==> job 5379 <==
Design total_fir, start of the top module:
module total_fir(total_out, x_in, clk);
	input clk;
	input signed[7:0]x_in;
	output signed[15:0]total_out;
	wire signed[7:0]c0 = 8'b0_0010001;
	wire signed[7:0]c1 = 8'b1_1010111;
	wire signed[7:0]c2 = 8'b0_0011000;
	wire signed[7:0]c3 = 8'b1_1000110;
	wire signed[7:0]c4 = 8'b1_0001100;
	wire signed[7:0]c5 = 8'b0_1010110;
	wire signed[7:0]c6 = 8'b1_0011010;
	wire signed[7:0]c7 = 8'b0_0111010;
	wire signed[7:0]c8 = 8'b1_1110000;
	wire signed[7:0]c9 = 8'b0_1111111;
	wire signed[7:0]c10 = 8'b0_0001111;
	wire signed[7:0]c11 = 8'b1_1110111;
	wire signed[7:0]c12 = 8'b1_1101011;
	wire signed[7:0]c13 = 8'b1_0110110;
	wire signed[7:0]c14 = 8'b1_0111100;
	wire signed[7:0]c15 = 8'b1_1010000;
	wire signed[7:0]in_a;
	wire signed[7:0]d1_eigh_out, d2_eigh_out, d3_eigh_out, d4_eigh_out, d5_eigh_out, d6_eigh_out,
					d7_eigh_out, d8_eigh_out, d9_eigh_out, d10_eigh_out, d11_eigh_out, d12_eigh_out,
					d13_eigh_out, d14_eigh_out, d15_eigh_out, d16_eigh_out;
	wire signed[13:0]m1_out, m2_out, m3_out, m4_out, m5_out, m6_out, m7_out, m8_out, m9_out, m10_out,
					m11_out, m12_out, m13_out, m14_out, m15_out, m16_out; 
	wire signed[13:0]d1_fort_out, d2_fort_out, d3_fort_out,  d4_fort_out, d5_fort_out, d6_fort_out,
					d7_fort_out, d8_fort_out, d9_fort_out, d10_fort_out, d11_fort_out, d12_fort_out,
					d13_fort_out, d14_fort_out, d15_fort_out, d16_fort_out;
	wire signed[15:0]a1_out, a2_out, a3_out, a4_out;
	wire signed[15:0]d1_sixt_out, d2_sixt_out, d3_sixt_out, d4_sixt_out;
	wire signed[17:0]total_tmp, a5_out;
	assign in_a = x_in;
	dff #(8) dff_1_eigh( .out_a(d1_eigh_out), .in_a(in_a), .clk(clk) );
	mul mul_1( .out(m1_out), .in_c(c15), .in_a(d1_eigh_out) );
	dff #(14) dff_1_fort( .out_a(d1_fort_out), .in_a(m1_out), .clk(clk) );
	dff #(8) dff_2_eigh( .out_a(d2_eigh_out), .in_a(d1_eigh_out), .clk(clk) );
	mul mul_2( .out(m2_out), .in_c(c14), .in_a(d2_eigh_out) );
	dff #(14) dff_2_fort( .out_a(d2_fort_out), .in_a(m2_out), .clk(clk) );
	dff #(8) dff_3_eigh( .out_a(d3_eigh_out), .in_a(d2_eigh_out), .clk(clk) );
	mul mul_3( .out(m3_out), .in_c(c13), .in_a(d3_eigh_out) );
	dff #(14) dff_3_fort( .out_a(d3_fort_out), .in_a(m3_out), .clk(clk) );
	dff #(8) dff_4_eigh( .out_a(d4_eigh_out), .in_a(d3_eigh_out), .clk(clk) );
  ...
make LEC_CHECK=0 ABC_AREA=0 CAP_MARGIN=20 CELL_PAD_IN_SITES_DETAIL_PLACEMENT=1 CELL_PAD_IN_SITES_GLOBAL_PLACEMENT=2 CORE_ASPECT_RATIO=1.81 CORE_MARGIN=4 CORE_UTILIZATION=67 GPL_ROUTABILITY_DRIVEN=1 GPL_TIMING_DRIVEN=0 MIN_ROUTING_LAYER=met2 PLACE_DENSITY_LB_ADDON=0.17 SLEW_MARGIN=10 finish   # period 3.55 ns
run.sh (not shown) runs the stock make flow with config.mk's settings and CLKGATE_MAP_FILE=.
==> job 1348: changes against job 5379 <==
Settings changed: ABC_AREA 0 to unset, CELL_PAD_IN_SITES_DETAIL_PLACEMENT 1 to unset, CELL_PAD_IN_SITES_GLOBAL_PLACEMENT 2 to unset, CORE_ASPECT_RATIO 1.81 to unset, CORE_MARGIN 4 to 2, CORE_UTILIZATION 67 to 40, GPL_ROUTABILITY_DRIVEN 1 to unset, GPL_TIMING_DRIVEN 0 to unset, MIN_ROUTING_LAYER met2 to unset, PLACE_DENSITY_LB_ADDON 0.17 to unset, SLEW_MARGIN 10 to 20.
==> flow/constraint.sdc (replaced) <==
create_clock -name core_clock -period 4.42 [get_ports {clk}]
set_input_delay 0.8840 -clock core_clock [delete_from_list [all_inputs] [get_ports {clk}]]
set_output_delay 0.8840 -clock core_clock [all_outputs]
set_load 0.01 [all_outputs]
==> job 6994: changes against job 5379 <==
Settings changed: ABC_AREA 0 to 1, CELL_PAD_IN_SITES_DETAIL_PLACEMENT 1 to unset, CELL_PAD_IN_SITES_GLOBAL_PLACEMENT 2 to unset, CORE_ASPECT_RATIO 1.81 to unset, CORE_MARGIN 4 to 2, CORE_UTILIZATION 67 to 69, CTS_CLUSTER_DIAMETER set to 298, GPL_ROUTABILITY_DRIVEN 1 to unset, GPL_TIMING_DRIVEN 0 to unset, MIN_ROUTING_LAYER met2 to unset, PLACE_DENSITY_LB_ADDON 0.17 to unset, SLEW_MARGIN 10 to 20.
==> flow/constraint.sdc (replaced) <==
create_clock -name core_clock -period 2.88 [get_ports {clk}]
set_input_delay 0.5760 -clock core_clock [delete_from_list [all_inputs] [get_ports {clk}]]
set_output_delay 0.5760 -clock core_clock [all_outputs]
set_load 0.01 [all_outputs]
==> job 9618: changes against job 5379 <==
Settings changed: ABC_AREA 0 to 1, CAP_MARGIN 20 to 0, CELL_PAD_IN_SITES_DETAIL_PLACEMENT 1 to unset, CELL_PAD_IN_SITES_GLOBAL_PLACEMENT 2 to unset, CORE_ASPECT_RATIO 1.81 to unset, CORE_MARGIN 4 to 2, CORE_UTILIZATION 67 to 72, CTS_CLUSTER_DIAMETER set to 265, GPL_ROUTABILITY_DRIVEN 1 to unset, GPL_TIMING_DRIVEN 0 to unset, MAX_ROUTING_LAYER set to met4, MIN_ROUTING_LAYER met2 to unset, PLACE_DENSITY set to 0.65, PLACE_DENSITY_LB_ADDON 0.17 to unset, SLEW_MARGIN 10 to 20.
==> flow/constraint.sdc (replaced) <==
create_clock -name core_clock -period 3.44 [get_ports {clk}]
set_input_delay 0.6880 -clock core_clock [delete_from_list [all_inputs] [get_ports {clk}]]
set_output_delay 0.6880 -clock core_clock [all_outputs]
set_load 0.01 [all_outputs]
==> comparison <==
- In job 1348 the utilization is lower than in job 9618, by 38 points.
- In job 1348 the via count is lower than in job 9618, by 23%.
- In flip-flop count, job 1348 and job 9618 do not differ.
- Of job 9618 and job 1348, job 9618 has the higher routed wire length (gap about 40%, measured against job 1348).
- Job 9618 completed and failed the layout checks on setup timing. Job 6994 ended with an error in global routing, error DPL-0038. Job 5379 died in global placement without I/O. Job 1348 finished with timing, DRC and antenna clean.
- Of job 1348 and job 9618, job 9618 has the higher fmax (gap 14%, measured against job 9618).
- Between job 9618 and job 1348, the lower first-iteration DRC count is in job 1348 (gap 120%, measured against job 1348).
